Setup of job 1095:
// mainModule
module mainModule(
		input clk, input reset,
		output [31:0] imem_addr, input [31:0] imem_data,
		output wb_alu_we, output [2:0] wb_alu_rd, output [31:0] wb_alu_data,
		output wb_mem_we, output [2:0] wb_mem_rd, output [7:0] wb_mem_data,
		output [3:0] flags
	);
	wire IF_flush, ID_flush, EX_flush; 
	wire pcWrite, p1_pipeline_regWrite;
	wire p2_pipeline_regWrite, p2_pipeline_stall;
	wire hu_pcWrite, hu_p1_regWrite, hu_stall;
	wire p3_pipeline_regWrite = 1'b1;
	wire [1:0]  f_mem_reg_rn_sel, f_alu_reg_rm_sel, f_alu_reg_rn_sel;	 
	wire [1:0] f_mem_reg_rd_sel;
	wire f_memStage_mem_rd_sel;
	wire [31:0] p2_pc_branchTarget, pc_jumpTarget; 
	wire [1:0] pcSrc;
	wire [15:0] p1_aluInstr, p1_memInstr;  
	wire [31:0] p1_pc_plus4;
	IFStage the_IFStage(
		clk, reset, p1_pipeline_regWrite, IF_flush, 
		pcWrite, 	p2_pc_branchTarget, pc_jumpTarget, 
		pcSrc,  
		p1_aluInstr, p1_memInstr, p1_pc_plus4,
		imem_addr, imem_data
	);
	wire p2_memRead, p2_memWrite, p2_alu_regWrite, p2_mem_regWrite, p2_flag_regWrite;
	wire p2_aluOp, p2_aluSrcB;
	wire p2_isBranch, p2_isJump; 
	wire p3_memRead, p3_memWrite, p3_alu_regWrite, p3_mem_regWrite;
	wire p4_alu_regWrite, p4_mem_regWrite;
	wire [2:0] p2_alu_rm, p2_alu_rn, p2_alu_rd, p2_mem_rn, p2_mem_rd;
	wire [2:0] p3_alu_rd, p3_mem_rd;
	wire [2:0] p4_alu_rd, p4_mem_rd;
	wire [31:0] p2_alu_reg_rm, p2_alu_reg_rn, p2_mem_reg_rn, p2_mem_reg_rd;  
	wire [31:0] p2_alu_imm, p2_memOffset;
	wire [7:0] p3_mem_reg_rd;
	wire [31:0] p3_alu_aluOut, p3_mem_address;
	wire [31:0] p4_alu_aluOut, p4_mem_memOut;
	wire [31:0] f_mem_reg_rn_1, f_mem_reg_rn_2, f_mem_reg_rn_3;	 
	wire [7:0] f_mem_reg_rd_1, f_mem_reg_rd_2, f_mem_reg_rd_3;		 
	wire [31:0] f_alu_reg_rm_1, f_alu_reg_rm_2, f_alu_reg_rm_3;	 
	wire [31:0] f_alu_reg_rn_1, f_alu_reg_rn_2, f_alu_reg_rn_3; 	 
  ...
Settings: LEC_CHECK=0, CAP_MARGIN=20, CORE_ASPECT_RATIO=0.5, CORE_MARGIN=2, CORE_UTILIZATION=72, CTS_CLUSTER_DIAMETER=352, CTS_CLUSTER_SIZE=100, PLACE_DENSITY=0.41, SETUP_SLACK_MARGIN=1.0, SLEW_MARGIN=20; clock period 3.31 ns.
run.sh (not shown) runs the stock make flow with config.mk's settings and CLKGATE_MAP_FILE=.
Job 1095 is listed as incomplete: the tool reported an error in 5_1_grt and the run ended there.
What job 2803 does differently from job 1095 at the input level:
-- flow/config.mk --
<<< job 1095, line 9
export CORE_ASPECT_RATIO = 0.5
>>> job 2803, line 9
<<< job 1095, line 11
export CORE_UTILIZATION = 72
export CTS_CLUSTER_DIAMETER = 352
export CTS_CLUSTER_SIZE = 100
export PLACE_DENSITY = 0.41
export SETUP_SLACK_MARGIN = 1.0
>>> job 2803, line 10
export CORE_UTILIZATION = 47
export PLACE_DENSITY = 0.6
==> flow/constraint.sdc <==
create_clock -name core_clock -period 8.25 [get_ports {clk}]
set_input_delay 1.6500 -clock core_clock [delete_from_list [all_inputs] [get_ports {clk}]]
set_output_delay 1.6500 -clock core_clock [all_outputs]
set_load 0.01 [all_outputs]
Notes after the runs:
Job 2803 finished all stages; the layout is clean. Reported for job 1095 and job 2803, post-synth tally of flip-flops with integrated enable turned out identical to the last digit. The final reports for job 2803 and job 1095 show worst setup slack after placement higher in the former. There was hardly any difference in area reported by Yosys stat between job 1095 and job 2803. Net count entering floorplan: job 2803 vs job 1095, no meaningful difference. Going from job 1095 to job 2803, die width shrank by more than 10%. Post-synthesis share of cell area spent on and-or and or-and gates: job 2803 vs job 1095 identical. Job 2803 does worse than job 1095 on die size. Job 2803 against job 1095; routability-driven placement congestion ratio is down by more than 10%. Number of rows in the core area in job 2803 vs job 1095: up 75%. Vertical die dimension was higher in job 2803 than in job 1095.
Changes in job 6686 relative to job 2803:
-- flow/config.mk --
<<< job 2803, line 10
export CORE_UTILIZATION = 47
export PLACE_DENSITY = 0.6
>>> job 6686, line 10
export CORE_UTILIZATION = 72
export PLACE_DENSITY = 0.66
==> flow/constraint.sdc <==
create_clock -name core_clock -period 5.78 [get_ports {clk}]
set_input_delay 1.1560 -clock core_clock [delete_from_list [all_inputs] [get_ports {clk}]]
set_output_delay 1.1560 -clock core_clock [all_outputs]
set_load 0.01 [all_outputs]
==> results <==
Job 6686: core utilization before placement 25 points above job 2803
Summary — largest stage delay on the critical path, job 6686 relative to job 2803: lower, by 0.15 ns.
Job 2803 ended up with theIDStage.p2.reg_alu_rn.d2.q$_SDFFE_PP0N_ as its worst setup path startpoint; job 6686 ended up with theIDStage.p2.reg_alu_rn.d0.q$_SDFFE_PP0N_.
In the reports for job 6686 and job 2803, the smaller critical path required time belongs to job 6686.
[diff] final instance area, job 6686 relative to job 2803: regression
Job 6686 does worse than job 2803 on leakage power summed over all cells.
The total die size in job 6686 sits about 34% below the value recorded for job 2803.
Compared with job 2803, wire length in job 6686 decreased slightly.
Job 6686 -> stages 100% | layout checks FAIL | setup timing
Average wire per standard cell, job 6686 and job 2803, higher one = job 6686.
Taking job 2803 as the reference point, the switching power share of the total of job 6686 rises by 0.66 points.
Power is estimated from default activity; no workload was simulated.
